==> inputs of v36 <==
==> flow/design.v <==
module control_unit(
    input wire [7:0] instr,          
    input wire [2:0] state,          
    input wire zf,                   
    input wire reset,                
    output reg [2:0] next_state,     
    output reg pc_we,                
    output reg pc_sel,               
    output reg pc_jmp_sel,           
    output reg [3:0] pc_offset,      
    output reg addr_sel,             
    output reg [3:0] addr_offset,    
    output reg mem_sel,              
    output reg mem_we,               
    output reg [2:0] alu_opcode,     
    output reg alu_sel_a,            
    output reg alu_sel_b,            
    output reg alu_we,               
    output reg zf_we,                
    output reg ir_we,                
    output reg a_sel,                
    output reg a_we,                 
    output reg b_sel,                
    output reg b_we,                 
    output reg halt                  
);
    localparam ADD    = 3'b000;
    localparam AND    = 3'b001;
    localparam NOT    = 3'b010;
    localparam LOAD   = 3'b011;
    localparam STORE  = 3'b100;
    localparam JUMP   = 3'b101;
    localparam JUMPz  = 3'b110;
    localparam HALT   = 3'b111;
    localparam FETCH      = 3'b000; 
    localparam DECODE     = 3'b001;
    localparam EXECUTE    = 3'b010;
    localparam MEMORY     = 3'b011;
    localparam WRITEBACK  = 3'b100;
    localparam HALT_STATE = 3'b101;
    localparam IDLE       = 3'b110;
    always @(*) begin
        pc_we = 0;               
        pc_sel = 0;              
        pc_jmp_sel = 0;          
        pc_offset = 4'b0000;     
        addr_sel = 0;            
        addr_offset = 4'b0000;   
        mem_sel = 0;             
        mem_we = 0;              
        alu_opcode = 3'b000;     
        alu_sel_a = 0;           
        alu_sel_b = 0;           
        alu_we = 0;              
        zf_we = 0;               
        ir_we = 0;               
        a_sel = 0;               
        a_we = 0;                
        b_sel = 0;               
        b_we = 0;                
        halt = 0;                
        next_state = FETCH;      
        if (reset) begin
            next_state = FETCH;      
        end
        else begin
            case (state)
                FETCH: begin                     
                    next_state = DECODE;         
                    pc_we = 1;                   
                    ir_we = 1;                   
                end
                DECODE: begin    
                    case (instr[7:5])       
                        ADD, AND, NOT, JUMP, JUMPz: begin
                            next_state = EXECUTE;       
                        end
                        LOAD, STORE: begin
                            next_state = MEMORY;
                        end
                        HALT: begin
                            next_state = HALT_STATE;
                        end
                    endcase
                end
                EXECUTE: begin                           
                    case (instr[7:5])
                        ADD, AND: begin
                            alu_opcode = instr[7:5];     
                            alu_sel_a = instr[3];        
                            alu_sel_b = instr[2];        
                            alu_we = 1;                  
                            zf_we = 1;                   
                            next_state = WRITEBACK;
                        end
                        NOT: begin
                            alu_opcode = instr[7:5];     
                            alu_sel_a = instr[3];        
                            alu_we = 1;                  
                            zf_we = 1;                   
                            next_state = WRITEBACK;
                        end
                        JUMP: begin
                            pc_jmp_sel = instr[4];       
                            pc_offset = instr[3:0];      
                            pc_sel = 1;                  
                            pc_we = 1;                   
                            next_state = IDLE;
                        end
                        JUMPz: begin
                            if (zf == 1) begin
                                pc_jmp_sel = instr[4];   
                                pc_offset = instr[3:0];  
                                pc_sel = 1;              
                                pc_we = 1;               
                            end
                            next_state = IDLE;
                        end
                    endcase
                end
                MEMORY: begin                                    
                    case (instr[7:5])
                        LOAD: begin
                            addr_offset = instr[3:0];    
                            addr_sel = 1;                
                            next_state = WRITEBACK;
                        end
                        STORE: begin
                            addr_offset = instr[3:0];    
                            addr_sel = 1;                
                            mem_sel = instr[4];          
                            mem_we = 1;                  
                            next_state = IDLE;
                        end
                    endcase
                end
                WRITEBACK: begin                         
                    case (instr[7:5])
                        ADD, AND, NOT: begin
                            if (instr[4] == 0) begin
                                a_sel = 1;               
                                a_we = 1;                
                            end else begin
                                b_sel = 1;               
                                b_we = 1;                
                            end
                            next_state = FETCH;
                        end
                        LOAD: begin
                            if (instr[4] == 0) begin
                                a_we = 1;            
                            end else begin
                                b_we = 1;            
                            end
                            next_state = FETCH;
                        end
                    endcase
                end 
                HALT_STATE: begin
                    halt = 1;
                    next_state = HALT_STATE;
                end
                IDLE: begin
                    next_state = FETCH;
                end
            endcase
        end
    end
endmodule
module alu(
    input wire [2:0] opcode,         
    input wire [7:0] a,              
    input wire [7:0] b,              
    output reg [7:0] y,              
    output reg zf                    
);
    localparam ADD = 3'b000;         
    localparam AND = 3'b001;         
    localparam NOT = 3'b010;         
always @(*) begin
    zf = 0;
    case (opcode)
        ADD: begin             
            y = a + b;
        end
        AND: begin              
            y = a & b;
        end
        NOT: begin              
            y = ~a;
        end
        default: begin               
            y = 8'b00000000;
        end
    endcase
    if (y == 8'b00000000) begin
        zf = 1;
    end
end
endmodule
module register #(
    parameter WIDTH = 8
)(
    input wire clk,                  
    input wire rst,                  
    input wire we,                   
    input wire [WIDTH-1:0] d,        
    output reg [WIDTH-1:0] q         
);
    always @(posedge clk) begin      
        if (rst) begin
            q <= {WIDTH{1'b0}};      
        end else if (we) begin
            q <= d;                  
        end
    end
endmodule
module mux_2to1 (
    input wire [7:0] in0,    
    input wire [7:0] in1,    
    input wire sel,          
    output wire [7:0] out    
);
    assign out = sel ? in1 : in0;
endmodule
module adder(
    input wire [7:0] a,
    input wire [7:0] b,
    output wire [7:0] sum
);
    assign sum = a + b;
endmodule
module zext(
    input wire [3:0] in,
    output wire [7:0] out
);
assign out = {4'b0000, in};
endmodule
module cpu_8b(
    input wire clk,
    input wire rst,
    output wire halt,
    output wire mem_we,
    output wire [7:0] mem_addr,
    output wire [7:0] mem_wdata,
    input wire [7:0] mem_rdata
);
    wire [7:0] mem_d_i;
    wire [7:0] mem_d_o;
    assign mem_wdata = mem_d_i;
    assign mem_d_o = mem_rdata;
    wire [2:0] alu_opcode;
    wire [7:0] alu_a;
    wire [7:0] alu_b;
    wire a_we;
    wire [7:0] a_reg_i;
    wire [7:0] a_reg_o;
    wire b_we;
    wire [7:0] b_reg_i;
    wire [7:0] b_reg_o;
    wire alu_we;
    wire [7:0] alu_res_next;
    wire [7:0] alu_res;
    wire zf_we;
    wire zf_next;
    wire zf;
    wire ir_we;
    wire [7:0] instr;
    wire [2:0] next_state;
    wire [2:0] state;
    wire pc_we;
    wire [7:0] pc_next;
    wire [7:0] pc;
    wire alu_sel_a;
    wire alu_sel_b;
    wire a_sel;
    wire b_sel;
    wire mem_sel;
    wire [7:0] offset_addr;
    wire addr_sel;
    wire [7:0] addr_offset_zext;
    wire [3:0] addr_offset;
    wire [3:0] pc_offset;
    wire [7:0] pc_offset_zext;
    wire [7:0] inc_pc;
    wire [7:0] new_pc;
    wire pc_sel;
    wire [7:0] jmp_reg_val;
    wire pc_jmp_sel;
    control_unit cpu_control(
        .instr(instr),
        .state(state),
        .zf(zf),
        .reset(rst),
        .next_state(next_state),
        .pc_we(pc_we),
        .pc_sel(pc_sel),
        .pc_jmp_sel(pc_jmp_sel),
        .pc_offset(pc_offset),
        .addr_sel(addr_sel),
        .addr_offset(addr_offset),
        .mem_sel(mem_sel),
        .mem_we(mem_we),
        .alu_opcode(alu_opcode),
        .alu_sel_a(alu_sel_a),
        .alu_sel_b(alu_sel_b),
        .alu_we(alu_we),
        .zf_we(zf_we),
        .ir_we(ir_we),
        .a_sel(a_sel),
        .a_we(a_we),
        .b_sel(b_sel),
        .b_we(b_we),
        .halt(halt)
    );
    alu alu_unit(
        .opcode(alu_opcode),
        .a(alu_a),
        .b(alu_b),
        .y(alu_res_next),
        .zf(zf_next)
    );
    register #(.WIDTH(8)) a_register(
        .clk(clk),
        .rst(rst),
        .we(a_we),
        .d(a_reg_i),
        .q(a_reg_o)
    );
    register #(.WIDTH(8)) b_register(
        .clk(clk),
        .rst(rst),
        .we(b_we),
        .d(b_reg_i),
        .q(b_reg_o)
    );
    register #(.WIDTH(8)) alu_register(
        .clk(clk),
        .rst(rst),
        .we(alu_we),
        .d(alu_res_next),
        .q(alu_res)
    );
    register #(.WIDTH(1)) zf_register(
        .clk(clk),
        .rst(rst),
        .we(zf_we),
        .d(zf_next),
        .q(zf)
    );
    register #(.WIDTH(8)) instruction_register(
        .clk(clk),
        .rst(rst),
        .we(ir_we),
        .d(mem_d_o),
        .q(instr)
    );
    register #(.WIDTH(3)) state_register(
        .clk(clk),
        .rst(rst),
        .we(1'b1),
        .d(next_state),
        .q(state)
    );
    register #(.WIDTH(8)) program_counter(
        .clk(clk),
        .rst(rst),
        .we(pc_we),
        .d(pc_next),
        .q(pc)
    );
    mux_2to1 alu_a_mux(
        .in0(a_reg_o),
        .in1(b_reg_o),
        .sel(alu_sel_a),
        .out(alu_a)
    );
    mux_2to1 alu_b_mux(
        .in0(a_reg_o),
        .in1(b_reg_o),
        .sel(alu_sel_b),
        .out(alu_b)
    );
    mux_2to1 a_register_mux(
        .in0(mem_d_o),
        .in1(alu_res),
        .sel(a_sel),
        .out(a_reg_i)
    );
    mux_2to1 b_register_mux(
        .in0(mem_d_o),
        .in1(alu_res),
        .sel(b_sel),
        .out(b_reg_i)
    );
    mux_2to1 mem_data_mux(
        .in0(a_reg_o),
        .in1(b_reg_o),
        .sel(mem_sel),
        .out(mem_d_i)
    );
    mux_2to1 mem_addr_mux(
        .in0(pc),
        .in1(offset_addr),
        .sel(addr_sel),
        .out(mem_addr)
    );
    adder addr_adder(
        .a(addr_offset_zext),
        .b(pc),
        .sum(offset_addr)
    );
    zext addr_zext(
        .in(addr_offset),
        .out(addr_offset_zext)
    );
    zext pc_zext(
        .in(pc_offset),
        .out(pc_offset_zext)
    );
    mux_2to1 pc_mux(
        .in0(inc_pc),
        .in1(new_pc),
        .sel(pc_sel),
        .out(pc_next)
    );
    adder inc_pc_adder(
        .a(pc),
        .b(8'b00000001),
        .sum(inc_pc)
    );
    adder new_pc_adder(
        .a(pc_offset_zext),
        .b(jmp_reg_val),
        .sum(new_pc)
    );
    mux_2to1 jump_mux(
        .in0(a_reg_o),
        .in1(b_reg_o),
        .sel(pc_jmp_sel),
        .out(jmp_reg_val)
    );
endmodule
==> flow/run.sh <==
#!/bin/bash
# the make line also repeats each setting of config.mk as NAME=value (left out here)
make -C /OpenROAD-flow-scripts/flow DESIGN_CONFIG=/design/flow/config.mk WORK_HOME=/design/flow/orfs CLKGATE_MAP_FILE= finish
==> flow/config.mk <==
export PLATFORM = sky130hd
export DESIGN_NAME = cpu_8b
export DESIGN_NICKNAME = cpu_8b
export VERILOG_FILES = /design/flow/design.v
export SDC_FILE = /design/flow/constraint.sdc
export NUM_CORES = 4
export LEC_CHECK = 0
export ABC_AREA = 1
export CAP_MARGIN = 20
export CORE_ASPECT_RATIO = 1.07
export CORE_MARGIN = 2
export CORE_UTILIZATION = 72
export CTS_CLUSTER_DIAMETER = 108
export GPL_ROUTABILITY_DRIVEN = 1
export GPL_TIMING_DRIVEN = 1
export HOLD_SLACK_MARGIN = -0.08
export MAX_ROUTING_LAYER = met4
export PLACE_DENSITY_LB_ADDON = 0.21
export SLEW_MARGIN = 5
export TNS_END_PERCENT = 40
==> flow/constraint.sdc <==
create_clock -name core_clock -period 1.89 [get_ports {clk}]
set_input_delay 0.3780 -clock core_clock [delete_from_list [all_inputs] [get_ports {clk}]]
set_output_delay 0.3780 -clock core_clock [all_outputs]
set_load 0.01 [all_outputs]
==> inputs of v20, as changes to v36 <==
ABC_AREA = default   (was 1)
CORE_ASPECT_RATIO = default   (was 1.07)
CORE_UTILIZATION = 60   (was 72)
CTS_CLUSTER_DIAMETER = default   (was 108)
GPL_ROUTABILITY_DRIVEN = default   (was 1)
GPL_TIMING_DRIVEN = default   (was 1)
HOLD_SLACK_MARGIN = default   (was -0.08)
MAX_ROUTING_LAYER = default   (was met4)
PLACE_DENSITY_LB_ADDON = default   (was 0.21)
SETUP_SLACK_MARGIN = 1.13   (was default)
SLEW_MARGIN = 20   (was 5)
TNS_END_PERCENT = default   (was 40)
==> flow/constraint.sdc (replaced) <==
create_clock -name core_clock -period 3.88 [get_ports {clk}]
set_input_delay 0.7760 -clock core_clock [delete_from_list [all_inputs] [get_ports {clk}]]
set_output_delay 0.7760 -clock core_clock [all_outputs]
set_load 0.01 [all_outputs]
==> inputs of v27, as changes to v36 <==
ABC_AREA = default   (was 1)
CORE_ASPECT_RATIO = default   (was 1.07)
CORE_UTILIZATION = 68   (was 72)
CTS_CLUSTER_DIAMETER = default   (was 108)
GPL_ROUTABILITY_DRIVEN = default   (was 1)
GPL_TIMING_DRIVEN = default   (was 1)
HOLD_SLACK_MARGIN = default   (was -0.08)
MAX_ROUTING_LAYER = default   (was met4)
PLACE_DENSITY_LB_ADDON = default   (was 0.21)
SLEW_MARGIN = 20   (was 5)
TNS_END_PERCENT = default   (was 40)
==> flow/constraint.sdc (replaced) <==
create_clock -name core_clock -period 4.8 [get_ports {clk}]
set_input_delay 0.9600 -clock core_clock [delete_from_list [all_inputs] [get_ports {clk}]]
set_output_delay 0.9600 -clock core_clock [all_outputs]
set_load 0.01 [all_outputs]
==> qor summary <==
item                                                                        v20          v27                                v36
Status                                                          failed layout checks  timing/DRC/antenna clean             stopped before the end
Stage where the flow stopped                                                  -            -  detailed placement (3_5_place_dp)
Violated checks                                            negative setup slack            -                                  -
Type of the worst min-delay path                                        reg2reg      reg2reg                                  -
Cts repair resizes                                                          163            2                                  -
Register-to-register setup slack                                         130 ps       900 ps                                  -
Pwr dens                                                            298 nW/um^2  263 nW/um^2                                  -
Buffer count excluding the clock tree in the final layout                   137           49                                  -
Non-Filler Cell Area, Final                                           5520 um^2    4150 um^2                                  -
Count of tool warnings                                                       31           28                                  -
Fraction of power spent switching nets                                    42.9%        37.3%                                  -
X dimension of the die                                                  82.0 um      77.3 um                            73.0 um
Kind of capture point of the worst setup path                              flop   output pin                                  -
Multiplexer share                                                         13.0%        13.0%                              1.54%
Total die size                                                        6730 um^2    5980 um^2                          5680 um^2

==> inputs of job 8916 <==
// cpu_8b: RTL as listed in full above, without the edits since
Settings: LEC_CHECK=0, ABC_AREA=1, CAP_MARGIN=20, CORE_ASPECT_RATIO=1.07, CORE_MARGIN=2, CORE_UTILIZATION=72, CTS_CLUSTER_DIAMETER=360, CTS_CLUSTER_SIZE=37, GPL_ROUTABILITY_DRIVEN=1, GPL_TIMING_DRIVEN=1, MAX_ROUTING_LAYER=met4, PLACE_DENSITY_LB_ADDON=0.15, SLEW_MARGIN=35; clock period 3.21 ns.
run.sh (not shown) runs the stock make flow with config.mk's settings and CLKGATE_MAP_FILE=.
==> inputs of job 5407, as changes to job 8916 <==
- CORE_UTILIZATION: 72 -> 70
- CTS_CLUSTER_DIAMETER: 360 -> 108
- CTS_CLUSTER_SIZE: 37 -> 98
- TNS_END_PERCENT: default -> 30
==> flow/constraint.sdc (replaced) <==
create_clock -name core_clock -period 5.66 [get_ports {clk}]
set_input_delay 1.1320 -clock core_clock [delete_from_list [all_inputs] [get_ports {clk}]]
set_output_delay 1.1320 -clock core_clock [all_outputs]
set_load 0.01 [all_outputs]
==> inputs of job 8775, as changes to job 8916 <==
- ABC_AREA: 1 -> default
- CORE_ASPECT_RATIO: 1.07 -> default
- CORE_UTILIZATION: 72 -> 65
- CTS_CLUSTER_DIAMETER: 360 -> default
- CTS_CLUSTER_SIZE: 37 -> default
- GPL_ROUTABILITY_DRIVEN: 1 -> default
- GPL_TIMING_DRIVEN: 1 -> default
- MAX_ROUTING_LAYER: met4 -> default
- PLACE_DENSITY_LB_ADDON: 0.15 -> default
- SLEW_MARGIN: 35 -> 20
==> flow/constraint.sdc (replaced) <==
create_clock -name core_clock -period 4.1 [get_ports {clk}]
set_input_delay 0.8200 -clock core_clock [delete_from_list [all_inputs] [get_ports {clk}]]
set_output_delay 0.8200 -clock core_clock [all_outputs]
set_load 0.01 [all_outputs]
==> inputs of job 5807, as changes to job 8916 <==
- ABC_AREA: 1 -> default
- CORE_ASPECT_RATIO: 1.07 -> default
- CORE_UTILIZATION: 72 -> 40
- CTS_CLUSTER_DIAMETER: 360 -> default
- CTS_CLUSTER_SIZE: 37 -> default
- GPL_ROUTABILITY_DRIVEN: 1 -> default
- GPL_TIMING_DRIVEN: 1 -> default
- MAX_ROUTING_LAYER: met4 -> default
- PLACE_DENSITY_LB_ADDON: 0.15 -> default
- SLEW_MARGIN: 35 -> 20
==> flow/constraint.sdc (replaced) <==
create_clock -name core_clock -period 5.0 [get_ports {clk}]
set_input_delay 1.0000 -clock core_clock [delete_from_list [all_inputs] [get_ports {clk}]]
set_output_delay 1.0000 -clock core_clock [all_outputs]
set_load 0.01 [all_outputs]
==> results <==
                                                                                                       job 8916                          job 5407                   job 8775                          job 5807
Flop share of the area                                                                                        -                            0.2310                     0.2133                            0.2259
Mi-comb count                                                                                                 -                               423                        370                               370
Final setup skew                                                                                              -                       0.007931 ns                0.007666 ns                        0.01712 ns
Via count                                                                                                     -                             3,926                      3,645                             3,367
Tap cells                                                                                                     -                                72                         72                               108
Top metal layer carrying routed signals                                                                       -                              met4                       met4                              met4
Worst flop-to-flop path startpoint                                                                            -               state_register.q[1]  instruction_register.q[6]         instruction_register.q[6]
Number of setup buffers added after CTS                                                                       1                                 0                          1                                 0
Clock-pin slew reported for the worst setup and hold paths after clock tree synthesis                         -                           0.09 ns                    0.09 ns                           0.10 ns
Sequential area share after synthesis                                                                    0.2567                            0.2567                     0.2575                            0.2575
Met3 Routed Length                                                                                            -                            818 µm                     626 µm                            345 µm
Synthesis area per yosys                                                                               3665 µm²                          3665 µm²                   3654 µm²                          3654 µm²
Class of the most critical hold timing path                                                                   -                           reg2reg                    reg2reg                           reg2reg
Reg2reg setup slack                                                                                           -                           2.13 ns                    0.41 ns                           0.92 ns
Share of final layout cell area taken by non-clock buffers                                                    -                           0.07189                     0.1512                           0.09432
Capturing point of the worst reg2reg path                                                                     -                     zf_register.q              zf_register.q                     zf_register.q
Outcome                                                                                  stopped before the end           complete, no violations    complete, no violations           complete, no violations
Last stage reached                                                                     global routing (5_1_grt)                                 -                          -                                 -
Period utilisation layout                                                                                     -                            0.9023                     0.9674                            0.9529
Total power consumption of the routed design                                                                  -                         0.9836 mW                   1.316 mW                          1.051 mW
Fraction of power spent switching nets                                                                        -                            0.3892                     0.3660                            0.3717
Fraction of the mapped netlist area in adder cells                                                      0.07784                           0.07784                    0.07808                           0.07808
Core footprint                                                                                         4847 µm²                          5101 µm²                   5473 µm²                          8806 µm²
Critical-path cell with the highest stage delay                                                               -  sky130_fd_sc_hd__clkdlybuf4s50_1    sky130_fd_sc_hd__or4b_1  sky130_fd_sc_hd__clkdlybuf4s50_1
Power and IR drop assume default switching activity.
